==> inputs of v14 <==
// b58_cliky
module b58_cliky
	(
		CLOCK_50,						 
    KEY,
    SW,
    HEX0, HEX1, HEX2, HEX3, HEX4, HEX5, HEX6, HEX7,
		PLOT_X,
		PLOT_Y,
		PLOT_COLOUR,
		PLOT_EN
	);
Settings: LEC_CHECK=0, CAP_MARGIN=20, CELL_PAD_IN_SITES_GLOBAL_PLACEMENT=2, CORE_MARGIN=2, CORE_UTILIZATION=20, GPL_TIMING_DRIVEN=1, PLACE_DENSITY=0.91, SLEW_MARGIN=20; clock period 13.1 ns.
run.sh (not shown) runs the stock make flow with config.mk's settings and CLKGATE_MAP_FILE=.
==> v10 (differences from v14) <==
--- a/flow/config.mk
+++ b/flow/config.mk
@@ -6,9 +6,11 @@
 export NUM_CORES = 4
 export LEC_CHECK = 0
+export ABC_AREA = 1
 export CAP_MARGIN = 20
-export CELL_PAD_IN_SITES_GLOBAL_PLACEMENT = 2
+export CELL_PAD_IN_SITES_GLOBAL_PLACEMENT = 0
 export CORE_MARGIN = 2
-export CORE_UTILIZATION = 20
+export CORE_UTILIZATION = 70
+export CTS_CLUSTER_DIAMETER = 30
+export CTS_CLUSTER_SIZE = 38
 export GPL_TIMING_DRIVEN = 1
-export PLACE_DENSITY = 0.91
 export SLEW_MARGIN = 20
==> flow/constraint.sdc (replaced) <==
create_clock -name core_clock -period 9.18 [get_ports {CLOCK_50}]
set_input_delay 1.8360 -clock core_clock [delete_from_list [all_inputs] [get_ports {CLOCK_50}]]
set_output_delay 1.8360 -clock core_clock [all_outputs]
set_load 0.01 [all_outputs]
==> comparison table <==
| item | v14 | v10 |
|---|---|---|
| Dpl hpwl | 42670 µm | 42430 µm |
| Die height | 312.2 µm | 167.3 µm |
| Chip footprint | 97450 µm² | 28000 µm² |
| Routability Congestion | 0.8413 | 0.9921 |
| CTS Buf Count | 28 | 34 |
| Post-synthesis instance area | 18990 µm² | 18680 µm² |
| Per-instance average area after synthesis | 7.236 µm² | 6.115 µm² |
| Floorplan Utilization | 20.08% | 71.47% |
| Cells in synth_stat.txt | 2625 | 3054 |
| Number of instances in the synthesized netlist | 2625 | 3054 |
| Most popular library cell in the synthesized design by count | nor2_1 | nand2_1 |
| Rows | 113 | 59 |
| Outcome | finished clean | stopped before the end |
| Failing step | - | global routing |
| Worst-case setup slack after placement | 1314 ps | -1271 ps |
| CTS resizes | 0 | 153 |
| H-tree depth | 1 | 2 |
| CORE AREA | 94590 µm² | 26130 µm² |
| Die width | 312.2 µm | 167.3 µm |
| Post-synthesis adder-cell area fraction | 6.192% | 5.976% |
| Count of buffers added by post-CTS timing repair for setup | 0 | 104 |
| XOR/XNOR Fraction of Synth Area | 5.757% | 3.376% |
| Compound-Gate Fraction of Synth Area | 28.17% | 15.53% |
| Sequential fraction of the synthesis area | 22.87% | 23.26% |

* * *

==> v27: inputs <==
b58_cliky again, from the RTL that the note above started with.
make LEC_CHECK=0 CAP_MARGIN=5 CORE_MARGIN=2 CORE_UTILIZATION=72 CTS_CLUSTER_DIAMETER=135 CTS_CLUSTER_SIZE=38 SETUP_SLACK_MARGIN=2.45 SLEW_MARGIN=10 TNS_END_PERCENT=5 finish   # period 8.46 ns
==> v17 (differences from v27) <==
CAP_MARGIN = 20   (was 5)
CORE_UTILIZATION = 40   (was 72)
CTS_CLUSTER_DIAMETER = default   (was 135)
CTS_CLUSTER_SIZE = default   (was 38)
PLACE_DENSITY = 0.6   (was default)
SETUP_SLACK_MARGIN = default   (was 2.45)
SLEW_MARGIN = 20   (was 10)
TNS_END_PERCENT = default   (was 5)
==> flow/constraint.sdc (replaced) <==
create_clock -name core_clock -period 16.0 [get_ports {CLOCK_50}]
set_input_delay 3.2000 -clock core_clock [delete_from_list [all_inputs] [get_ports {CLOCK_50}]]
set_output_delay 3.2000 -clock core_clock [all_outputs]
set_load 0.01 [all_outputs]
==> flow_summary.yaml <==
# physical design summary
placed_design:
  finalWeightedCongestion: 1.01
  hpwl_mm: 44.8
  dp.cells: 3232
  placed_area_sq_mm: 0.0223
  dp_slack_ns: -2.18
status:
  lastStage: "global routing"
  outcome: "did not finish"
floorplanning:
  die_x_um: 166
  initial_core_util: 0.731
  rows: 59
clocking:
  cts_made_buffers: 9
  cts_resized: 86
  cts_setup_buffers: 30
-- figures above: v27

==> flow_summary.yaml <==
# implementation run metrics
placed_design:
  dp.cells: 3163
  hpwl_mm: 40.3
  finalWeightedCongestion: 0.909
clocking:
  cts_setup_buffers: 0
  cts_made_buffers: 25
  cts_resized: 0
global_route:
  grt_busiest_layer: "met2"
  grt_pass1_vias: 18162
synth:
  syn-cell-area_sq_mm: 0.0190
  postSynthCellCount: 2625
floorplanning:
  rows: 79
  initial_core_util: 0.406
setup_path:
  r2r-start: "top.d0.score[14]"
status:
  outcome: "timing/DRC/antenna clean"
route:
  top_layer_used: "met4"
-- figures above: v17


* * *

==> inputs of run a <==
Starting RTL as in the previous note.
make LEC_CHECK=0 CAP_MARGIN=20 CELL_PAD_IN_SITES_DETAIL_PLACEMENT=0 CORE_MARGIN=6 CORE_UTILIZATION=32 GPL_ROUTABILITY_DRIVEN=0 HOLD_SLACK_MARGIN=-0.01 MAX_ROUTING_LAYER=met5 MIN_ROUTING_LAYER=met2 PLACE_DENSITY_LB_ADDON=0.04 SETUP_SLACK_MARGIN=2.42 SLEW_MARGIN=20 TNS_END_PERCENT=40 finish   # period 20.4 ns
==> run b (differences from run a) <==
Settings changed: CELL_PAD_IN_SITES_DETAIL_PLACEMENT 0 to not set, CORE_MARGIN 6 to 2, CORE_UTILIZATION 32 to 59, GPL_ROUTABILITY_DRIVEN 0 to not set, HOLD_SLACK_MARGIN -0.01 to not set, MAX_ROUTING_LAYER met5 to not set, MIN_ROUTING_LAYER met2 to not set, PLACE_DENSITY_LB_ADDON 0.04 to not set, SETUP_SLACK_MARGIN 2.42 to not set, TNS_END_PERCENT 40 to not set.
==> flow/constraint.sdc (replaced) <==
create_clock -name core_clock -period 8.44 [get_ports {CLOCK_50}]
set_input_delay 1.6880 -clock core_clock [delete_from_list [all_inputs] [get_ports {CLOCK_50}]]
set_output_delay 1.6880 -clock core_clock [all_outputs]
set_load 0.01 [all_outputs]
==> run c (differences from run a) <==
Settings changed: CAP_MARGIN 20 to 5, CELL_PAD_IN_SITES_DETAIL_PLACEMENT 0 to not set, CORE_MARGIN 6 to 2, CORE_UTILIZATION 32 to 72, CTS_CLUSTER_DIAMETER set to 135, GPL_ROUTABILITY_DRIVEN 0 to not set, HOLD_SLACK_MARGIN -0.01 to not set, MAX_ROUTING_LAYER met5 to not set, MIN_ROUTING_LAYER met2 to not set, PLACE_DENSITY_LB_ADDON 0.04 to not set, SETUP_SLACK_MARGIN 2.42 to 2.45, TNS_END_PERCENT 40 to not set.
==> flow/constraint.sdc (replaced) <==
create_clock -name core_clock -period 8.46 [get_ports {CLOCK_50}]
set_input_delay 1.6920 -clock core_clock [delete_from_list [all_inputs] [get_ports {CLOCK_50}]]
set_output_delay 1.6920 -clock core_clock [all_outputs]
set_load 0.01 [all_outputs]
==> results <==
- Between run a and run b, the lower clock power is in run a (gap about 50%, measured against run b).
- In run b the clock skew is higher than in run a, by 0.018 ns.
- Against run b, the first-iteration DRC count of run a is higher by about 120%.
- In run a the sequential power is lower than in run b, by 59%.
- In run a the setup slack is better than in run b, by 6.2 ns.
- Of run a and run b, run a has the higher die size (gap 94%, measured against run b).
- Between run a and run b, the lower cell area is in run a (gap 15%, measured against run b).
- Run b completed, yet does not pass: negative setup slack. Run a ran to the end with no violations. Run c aborted during global routing.
- In run a the utilization is lower than in run b, by 42 points.
- Fmax: run a is lower than run b (about 36%).
- Of run a and run b, run b has the higher critical path depth (gap 6).

* * *

==> 07-28: inputs <==
Starting RTL as in the previous note.
==> flow/config.mk <==
export PLATFORM = sky130hd
export DESIGN_NAME = b58_cliky
export DESIGN_NICKNAME = b58_cliky
export VERILOG_FILES = /design/flow/design.v
export SDC_FILE = /design/flow/constraint.sdc
export NUM_CORES = 4
export LEC_CHECK = 0
export ABC_AREA = 0
export CAP_MARGIN = 20
export CELL_PAD_IN_SITES_GLOBAL_PLACEMENT = 0
export CORE_MARGIN = 2
export CORE_UTILIZATION = 65
export CTS_CLUSTER_DIAMETER = 57
export GPL_TIMING_DRIVEN = 1
export SETUP_SLACK_MARGIN = 2.44
export SLEW_MARGIN = 20
==> flow/constraint.sdc <==
create_clock -name core_clock -period 9.03 [get_ports {CLOCK_50}]
set_input_delay 1.8060 -clock core_clock [delete_from_list [all_inputs] [get_ports {CLOCK_50}]]
set_output_delay 1.8060 -clock core_clock [all_outputs]
set_load 0.01 [all_outputs]
==> 07-10: changes against 07-28 <==
- ABC_AREA: 0 -> unset
- CORE_UTILIZATION: 65 -> 72
- CTS_CLUSTER_DIAMETER: 57 -> 28
- PLACE_DENSITY: unset -> 0.91
- SETUP_SLACK_MARGIN: 2.44 -> unset
==> flow/constraint.sdc (replaced) <==
create_clock -name core_clock -period 7.6 [get_ports {CLOCK_50}]
set_input_delay 1.5200 -clock core_clock [delete_from_list [all_inputs] [get_ports {CLOCK_50}]]
set_output_delay 1.5200 -clock core_clock [all_outputs]
set_load 0.01 [all_outputs]
==> flow_summary.json <==
{
  "outcome": "complete, but fails checks",
  "violations": "setup timing",
  "setup_viol": 18,
  "crit_cells": 47,
  "overflow": 0,
  "path_clk_slew_ps": 60,
  "vias": 23540,
  "vias_per_cell": 6.919,
  "h-tree-depth": 1,
  "critical_path.top_delay_family": "AND-OR/OR-AND gates",
  "cp_max_fo": 9,
  "power.total_mw": 2.511,
  "worstHoldPathCells": 1,
  "final.setup.worst_slack_ps": -2480
}
[end of results for 07-28]
==> flow_summary.json <==
{
  "outcome": "aborted with a tool error",
  "overflow": 393,
  "h-tree-depth": 2,
  "grtUsageMet2_pct": 101.8,
  "xor_area_share_pct": 5.757,
  "stop_stage": "5_1_grt",
  "ys_ff": 217,
  "busiest_layer": "met2",
  "error": "[ERROR GRT-0116] Global routing finished with congestion. Check the congestion regions in the DRC Viewer.",
  "aoi_share_pct": 28.17
}
[end of results for 07-10]
Power and IR drop assume default switching activity.
